==> v6: inputs <==
// UART_Top_Module
module UART_Top_Module(
input clk,                      
input rst,                      
input [7:0] data_in,            
input wr_en,rd_en,              
input [2:0] address,            
output  [7:0]data_o,            
output  serial_data_out,        
output  n_RTS,                  
output  tx_done,                
input   n_CTS                 
);
wire b1;
wire [7:0]b2;
wire b3;
wire [7:0]ar0;
wire [7:0]ar1;
wire [7:0]ar3;
wire [7:0]ar4;
wire e1, e2;
wire [8:0]e3;
wire [1:0]e4;
wire [3:0]e5;
wire e6;
wire c1, c3;
wire [7:0]c2;
wire  d1, d2;
assign tx_done = e6;
 UART_User_interface UI1 ( .clk(clk), .rst(rst),
  .wr_en(wr_en), .rd_en(rd_en), .data_in(data_in)
  , .addr(address), .fifo_full(b1),
  .data_fifo(b2), .fifo_wr_en(b3), .AXI_data_out(data_o),
  .reg_array0(ar0), .reg_array1(ar1), .reg_array3(ar3)
  , .reg_array4(ar4)
  );
  fifo F1( .clk(clk), .rst(rst),
  .we(b3), .data_in(b2), .re(c1),
  .full(b1), .data_o(c2), .empty(c3));
  c_div CD1( .rst(rst),
  .clk_cpu(clk), .tx(ar0), .rate(ar1), .control(ar3[7]),
  .baud_clock(d1), .baud_tick(d2));
  Process pr(
  .clk(clk), 
  .reset(rst),
  .data_in(c2), 
  .fifo_empty(c3), 
  .tx_ready(e1),
  .LCR0(ar3[0]), 
  .LCR1(ar3[1]),
  .LCR2(ar3[2]),
  .LCR3(ar3[3]),
  .LCR4(ar3[4]),
  .LCR5(ar3[5]),
  .fifo_read(c1), 
  .data_out_active(e2),
  .data_out(e3), 
  .num_stop_bit(e4),
  .data_length(e5));
  transmitter TX(  .reset(rst),
  .data_valid(e2), .data_in(e3), .num_stop_bit(e4), .data_length(e5), .MCR1(ar4[1]), .clk(clk), .baud_tick(d2),
  .serial_data_out(serial_data_out), .n_RTS(n_RTS), .tx_done(e6),.tx_ready(e1),.n_CTS(n_CTS));
 endmodule
clock: 2.12 ns
lec_check: 0
abc_area: 0
cap_margin: 20
cell_pad_in_sites_detail_placement: 0
cell_pad_in_sites_global_placement: 0
core_margin: 2
core_utilization: 72
cts_cluster_diameter: 28
cts_cluster_size: 15
gpl_timing_driven: 1
place_density_lb_addon: 0.01
setup_slack_margin: 0.58
slew_margin: 20
run.sh (not shown) runs the stock make flow with config.mk's settings and CLKGATE_MAP_FILE=.
==> v13: changes against v6 <==
- ABC_AREA: 0 -> not set
- CELL_PAD_IN_SITES_DETAIL_PLACEMENT: 0 -> not set
- CELL_PAD_IN_SITES_GLOBAL_PLACEMENT: 0 -> not set
- CTS_CLUSTER_DIAMETER: 28 -> 42
- CTS_CLUSTER_SIZE: 15 -> not set
- GPL_TIMING_DRIVEN: 1 -> not set
- PLACE_DENSITY_LB_ADDON: 0.01 -> not set
- SETUP_SLACK_MARGIN: 0.58 -> 1.07
==> flow/constraint.sdc (replaced) <==
create_clock -name core_clock -period 3.93 [get_ports {clk}]
set_input_delay 0.7860 -clock core_clock [delete_from_list [all_inputs] [get_ports {clk}]]
set_output_delay 0.7860 -clock core_clock [all_outputs]
set_load 0.01 [all_outputs]
==> changes_impl.md <==
### Implementation results

* Run status: did not finish
* Stop stage: global routing
* Error: [ERROR DPL-0038] Utilization greater than 100%, impossible to legalize
* DP Area at 0.0219 mm2
* Cts repair resizes at 179
* Dpl cells at 1906
* Place WS at -0.171 ns
* DP HPWL at 31900 um
* Routability congestion estimate at 0.884
* Postcts setup bufs at 53
[end of results for v6]
==> changes_impl.md <==
### Metrics

* Run status: complete, no violations
* Critical path class: reg -> reg
* Routability congestion estimate at 0.838
* Number of remaining DRC errors at 0
* Cts repair resizes at 29
* Place WS at 0.510 ns
* DP Area at 0.0207 mm2
* DP HPWL at 27800 um
* Dpl cells at 1837
* Register share after synthesis at 59.6%
* CP bufs+invs at 1
[end of results for v13]

* * *

==> run a <==
==> flow/design.v <==
`timescale 1ns / 1ps
module fifo
(
 input we,  
 input re,
 input clk,
 input rst,
 input [7:0] data_in,
 output full,
 output reg [7:0] data_o,
 output  empty
);
integer i;
reg [4:0] pr,pw;
reg [7:0] mem [31:0];
assign empty = (pw == pr);
assign full  = ((pw + 5'd1) == pr);
 always@(posedge clk )
begin
 if(!rst)
  begin
   pr<=5'd1;
   pw<=5'd1;
   for(i=0;i<=31;i=i+1)
    begin
      mem[i]<=8'b0;
    end
  end
else
begin
  if(re&&!empty)
   begin
     data_o<=mem[pr];
     pr<=pr+5'd1;
   end
  if(we&&!full )
   begin
     mem[pw]<=data_in;
     pw<=pw+5'd1;
   end
end
end
endmodule
`timescale 1ns / 1ps
module UART_User_interface(
input [7:0]data_in,
input [2:0]addr,
input wr_en,
input rd_en,
input rst,
input clk,
input fifo_full,
output reg [7:0]AXI_data_out,
output reg [7:0]data_fifo,
output reg fifo_wr_en,
output     [7:0]reg_array0,
output     [7:0]reg_array1,
output     [7:0]reg_array3,
output     [7:0]reg_array4
    );
 reg [7:0] mem [0:7];
assign reg_array0=mem[0];    
assign reg_array1=mem[1];    
assign reg_array3=mem[3];    
assign reg_array4=mem[4];    
always @ (posedge clk) begin
 if (!rst) begin
   mem[0] <= 8'b0;
   mem[1] <= 8'b0;
   mem[2] <= 8'b0;
   mem[3] <= 8'b0;
   mem[4] <= 8'b0;
   mem[5] <= 8'b0;
   mem[6] <= 8'b0;
   mem[7] <= 8'b0;
   AXI_data_out <= 8'b0;
   data_fifo <= 8'b0;
   fifo_wr_en <= 1'b0;
    end
 else begin
   if (wr_en) 
      begin
       mem[addr] <= data_in;
       AXI_data_out <= 0;
         if (addr== 3'b000&& !fifo_full && reg_array3[7] == 0)
         begin                              
            fifo_wr_en <= 1'b1;             
            data_fifo <= data_in;
            mem[5] <= 8'b11111101;
         end 
         else 
         begin
            mem[5]<= 8'b11111111;
            fifo_wr_en <= 1'b0;
            data_fifo <= 8'b0;
         end  
   end	  
   else if (rd_en) begin
	       AXI_data_out <= mem[addr];
	       fifo_wr_en <= 1'b0;
   end
   else begin
	      AXI_data_out <= 0;
	      fifo_wr_en <= 1'b0;
	      mem[5]<= 8'b11111111;
   end	 
 end
end
endmodule
`timescale 1ns / 1ps
module c_div
(
input control,               
input clk_cpu,               
input rst,
input [7:0] tx,              
input [7:0] rate,            
output reg baud_clock,       
output reg baud_tick         
);
reg [15:0] value_rate;
reg  [22:0] int_counter;
reg generate_clk;
always @( posedge clk_cpu)
begin
	if (!rst)
		begin
         value_rate <=16'b0;
		 int_counter <= 0;
	     baud_clock <=1;
         generate_clk <= 0;
         baud_tick <= 0;
		end
    else if (control) begin
         value_rate <= {rate,tx};
         generate_clk <= 1;
         baud_tick <= 0;
    end
    else if (generate_clk) begin
	      if (int_counter == ((value_rate/2)))   
		     begin
		      int_counter <= 0;
		      baud_clock <= ~baud_clock;
		      baud_tick <= ~baud_clock;
		      end
	      else begin
		      int_counter <= int_counter + 1;
		      baud_tick <= 0;
	      end
          end
    else begin
             value_rate <= 16'b0;
		     int_counter <= 0;
	         baud_clock <=1;
	         baud_tick <= 0;
         end
end
endmodule
`timescale 1ns / 1ps
module Process(
    input LCR0,                            
    input LCR1,
    input LCR2,                            
    input LCR3,                            
    input LCR4,                           
    input LCR5,
    input [7:0] data_in,  
    input fifo_empty,                      
    input clk,
    input reset,
    input tx_ready,                       
    output reg  fifo_read,                
    output reg [8:0] data_out,  
    output reg  [3:0] data_length,
    output reg [1:0] num_stop_bit,     
    output reg data_out_active         
    );
 reg  [3:0] data_in_length ;
 reg [7:0] data;
 reg [2:0] state;
 reg [2:0] next_state;
 reg parity;
 parameter  IDLE = 1'b0;
 parameter  data_processing = 1'b1;
always @(posedge clk)
begin
  if (reset==0)  state<= IDLE;
  else           state<= next_state;
end
always @*
 begin
   data_out_active =  0;
   data_out =0;
   num_stop_bit =0;
   data_length =0;
   fifo_read = 0;
   data = 0;
   data_in_length = 0;
   parity = 0;
   next_state = IDLE;
   case (state)
   IDLE:
     begin
    if ( fifo_empty == 0 && tx_ready)   
       begin                            
      fifo_read = 1;                     
     next_state = data_processing ;
       end
 end
data_processing:
    begin
    data_out_active=1;
 case({LCR0,LCR1})               
      2'b00:   begin data_in_length =5; data = {3'b000, data_in[4:0]}; end
      2'b01:   begin data_in_length =6; data = {2'b00,  data_in[5:0]}; end
      2'b10:   begin data_in_length =7; data = {1'b0,   data_in[6:0]}; end
      default: begin data_in_length =8; data = data_in;               end
 endcase
 parity = (^data) ^ LCR5;
     if (LCR3==1)
 begin
      data_length = data_in_length + 4'd1 ;
      data_out = {1'b0,data} | ({8'b0,parity} << data_in_length) ;
     end
 else
      begin
      data_length =  data_in_length;
      data_out = {1'b0,data};
      end
 case (LCR2)                             
 1'b0:    num_stop_bit=2'b01;    
 default: begin
        case({LCR0,LCR1})
        2'b00:   num_stop_bit=2'b10 ;     
        default: num_stop_bit= 2'b11 ;    
        endcase
     end
endcase
    if(!tx_ready)
       next_state=  IDLE;
    else
       next_state=  data_processing ;
    end
 default: begin
    next_state = IDLE;
 end
endcase
 end
endmodule
`timescale 1ns / 1ps
module transmitter(
    input [8:0] data_in,           
    input [1:0] num_stop_bit,
    input reset,
    input [3:0] data_length,            
    input MCR1,                   
    input clk,                   
    input baud_tick,             
    input data_valid ,            
    input n_CTS ,
    output reg  serial_data_out,
    output reg  n_RTS,                       
    output reg  tx_done,          
    output tx_ready              
    );
  reg  [9:0] data;
  reg [13:0] clk_counter;
  reg [3:0] length;
  reg [3:0] bit_counter;  
  reg start_transmit;
  reg tx;
  assign tx_ready = !tx_done;
always @(posedge clk)
 begin
   if (!reset) begin
        data <= 0;
        length <= 0;
        clk_counter <=0;
        bit_counter <= 0;
        n_RTS <= 1;
        tx_done <=0;
        serial_data_out <= 1;
        tx <=1;
       end
   else if (!baud_tick) begin
   end
   else if (data_valid && MCR1 && tx && !n_CTS) begin
         data <= {data_in[8:0],1'b0};      
         length <= data_length;
         bit_counter <= 0;
         tx_done <= 0;
         n_RTS <= 1;    
         tx <=0;
   end 
  else if ( MCR1 && !tx)begin
    n_RTS <= 0;   
    if (bit_counter <= length) begin
       if (clk_counter == 15) begin              
          clk_counter <=  0;                     
          bit_counter <= bit_counter + 1;
          serial_data_out <= data[0];
          data <= {1'b0,data[9:1]};
          end
       else  begin
          serial_data_out <= data[0];
          clk_counter <= clk_counter +1;
        end      
     end
    else begin
     n_RTS <= 0;
        case (num_stop_bit)
      2'b01: begin
           if (clk_counter == 15)begin             
             clk_counter <=  0;
             tx_done <= 1;
             tx<=1;       
             serial_data_out <= 1;
              end
           else  begin
             serial_data_out <=1;
             clk_counter <= clk_counter +1;            
           end
       end
      2'b10:begin                         
           if (clk_counter == 23)begin            
             clk_counter <=  0;
             tx_done <= 1;
             tx<=1;     
             serial_data_out <=1;
              end
           else  begin
             clk_counter <= clk_counter +1;
              serial_data_out <=1;              
              end         
       end
    2'b11:begin
           if (clk_counter == 31)begin             
             clk_counter <=  0;
             tx_done <= 1;
             tx<=1;      
             serial_data_out <=1;
              end
           else  begin
             clk_counter <= clk_counter +1;
             serial_data_out <=1;             
              end         
      end
    default begin
           if (clk_counter == 15)begin             
             clk_counter <=  0;
             tx_done <= 1;
             tx<=1;         
             serial_data_out <=1;
              end
           else  begin
             clk_counter <= clk_counter +1; 
             serial_data_out <=1;            
              end       
     end
     endcase
    end    
 end
 else begin
       data <= 0;
       length <= 0;
       clk_counter <=0;
       bit_counter <= 0;
       n_RTS <= 1;
       tx_done <=0;
       serial_data_out <= 1;
       tx <= 1;
 end 
end
endmodule
`timescale 1ns / 1ps
module UART_Top_Module(
input clk,                      
input rst,                      
input [7:0] data_in,            
input wr_en,rd_en,              
input [2:0] address,            
output  [7:0]data_o,            
output  serial_data_out,        
output  n_RTS,                  
output  tx_done,                
input   n_CTS                 
);
wire b1;
wire [7:0]b2;
wire b3;
wire [7:0]ar0;
wire [7:0]ar1;
wire [7:0]ar3;
wire [7:0]ar4;
wire e1, e2;
wire [8:0]e3;
wire [1:0]e4;
wire [3:0]e5;
wire e6;
wire c1, c3;
wire [7:0]c2;
wire  d1, d2;
assign tx_done = e6;
 UART_User_interface UI1 ( .clk(clk), .rst(rst),
  .wr_en(wr_en), .rd_en(rd_en), .data_in(data_in)
  , .addr(address), .fifo_full(b1),
  .data_fifo(b2), .fifo_wr_en(b3), .AXI_data_out(data_o),
  .reg_array0(ar0), .reg_array1(ar1), .reg_array3(ar3)
  , .reg_array4(ar4)
  );
  fifo F1( .clk(clk), .rst(rst),
  .we(b3), .data_in(b2), .re(c1),
  .full(b1), .data_o(c2), .empty(c3));
  c_div CD1( .rst(rst),
  .clk_cpu(clk), .tx(ar0), .rate(ar1), .control(ar3[7]),
  .baud_clock(d1), .baud_tick(d2));
  Process pr(
  .clk(clk), 
  .reset(rst),
  .data_in(c2), 
  .fifo_empty(c3), 
  .tx_ready(e1),
  .LCR0(ar3[0]), 
  .LCR1(ar3[1]),
  .LCR2(ar3[2]),
  .LCR3(ar3[3]),
  .LCR4(ar3[4]),
  .LCR5(ar3[5]),
  .fifo_read(c1), 
  .data_out_active(e2),
  .data_out(e3), 
  .num_stop_bit(e4),
  .data_length(e5));
  transmitter TX(  .reset(rst),
  .data_valid(e2), .data_in(e3), .num_stop_bit(e4), .data_length(e5), .MCR1(ar4[1]), .clk(clk), .baud_tick(d2),
  .serial_data_out(serial_data_out), .n_RTS(n_RTS), .tx_done(e6),.tx_ready(e1),.n_CTS(n_CTS));
 endmodule
==> flow/run.sh <==
#!/bin/bash
# the make line also repeats each setting of config.mk as NAME=value (left out here)
make -C /OpenROAD-flow-scripts/flow DESIGN_CONFIG=/design/flow/config.mk WORK_HOME=/design/flow/orfs CLKGATE_MAP_FILE= finish
==> flow/config.mk <==
export PLATFORM = sky130hd
export DESIGN_NAME = UART_Top_Module
export DESIGN_NICKNAME = UART_Top_Module
export VERILOG_FILES = /design/flow/design.v
export SDC_FILE = /design/flow/constraint.sdc
export NUM_CORES = 4
export LEC_CHECK = 0
export ABC_AREA = 0
export CAP_MARGIN = 20
export CELL_PAD_IN_SITES_DETAIL_PLACEMENT = 0
export CELL_PAD_IN_SITES_GLOBAL_PLACEMENT = 0
export CORE_MARGIN = 2
export CORE_UTILIZATION = 72
export CTS_CLUSTER_DIAMETER = 378
export CTS_CLUSTER_SIZE = 15
export GPL_TIMING_DRIVEN = 1
export PLACE_DENSITY_LB_ADDON = 0.01
export SETUP_SLACK_MARGIN = 0.62
export SLEW_MARGIN = 20
==> flow/constraint.sdc <==
create_clock -name core_clock -period 2.12 [get_ports {clk}]
set_input_delay 0.4240 -clock core_clock [delete_from_list [all_inputs] [get_ports {clk}]]
set_output_delay 0.4240 -clock core_clock [all_outputs]
set_load 0.01 [all_outputs]
==> run b (differences from run a) <==
ABC_AREA = default   (was 0)
CAP_MARGIN = 35   (was 20)
CELL_PAD_IN_SITES_DETAIL_PLACEMENT = default   (was 0)
CELL_PAD_IN_SITES_GLOBAL_PLACEMENT = default   (was 0)
CTS_CLUSTER_DIAMETER = 42   (was 378)
CTS_CLUSTER_SIZE = default   (was 15)
GPL_TIMING_DRIVEN = default   (was 1)
PLACE_DENSITY_LB_ADDON = default   (was 0.01)
SETUP_SLACK_MARGIN = default   (was 0.62)
==> flow/constraint.sdc (replaced) <==
create_clock -name core_clock -period 2.87 [get_ports {clk}]
set_input_delay 0.5740 -clock core_clock [delete_from_list [all_inputs] [get_ports {clk}]]
set_output_delay 0.5740 -clock core_clock [all_outputs]
set_load 0.01 [all_outputs]
==> run c (differences from run a) <==
ABC_AREA = default   (was 0)
CELL_PAD_IN_SITES_DETAIL_PLACEMENT = default   (was 0)
CELL_PAD_IN_SITES_GLOBAL_PLACEMENT = default   (was 0)
CTS_CLUSTER_DIAMETER = default   (was 378)
CTS_CLUSTER_SIZE = default   (was 15)
GPL_TIMING_DRIVEN = default   (was 1)
==> flow/constraint.sdc (replaced) <==
create_clock -name core_clock -period 2.16 [get_ports {clk}]
set_input_delay 0.4320 -clock core_clock [delete_from_list [all_inputs] [get_ports {clk}]]
set_output_delay 0.4320 -clock core_clock [all_outputs]
set_load 0.01 [all_outputs]
==> summary of the runs <==
Run a reached the layout checks and failed them: negative setup slack. Run c finished but fails on negative setup slack. Run b produced a clean layout.
Synthesized cell count is the same in run c and run a.
Sequential power, lowest first: run b, run c, run a.
The lowest hold slack belongs to run c, the highest to run b.
Sequential share of layout area: run c is lower than run b (6.8 points).
Global-route usage, highest first: run c, run a, run b.
Power figures rest on the tool's default switching activity, not on a simulated workload.
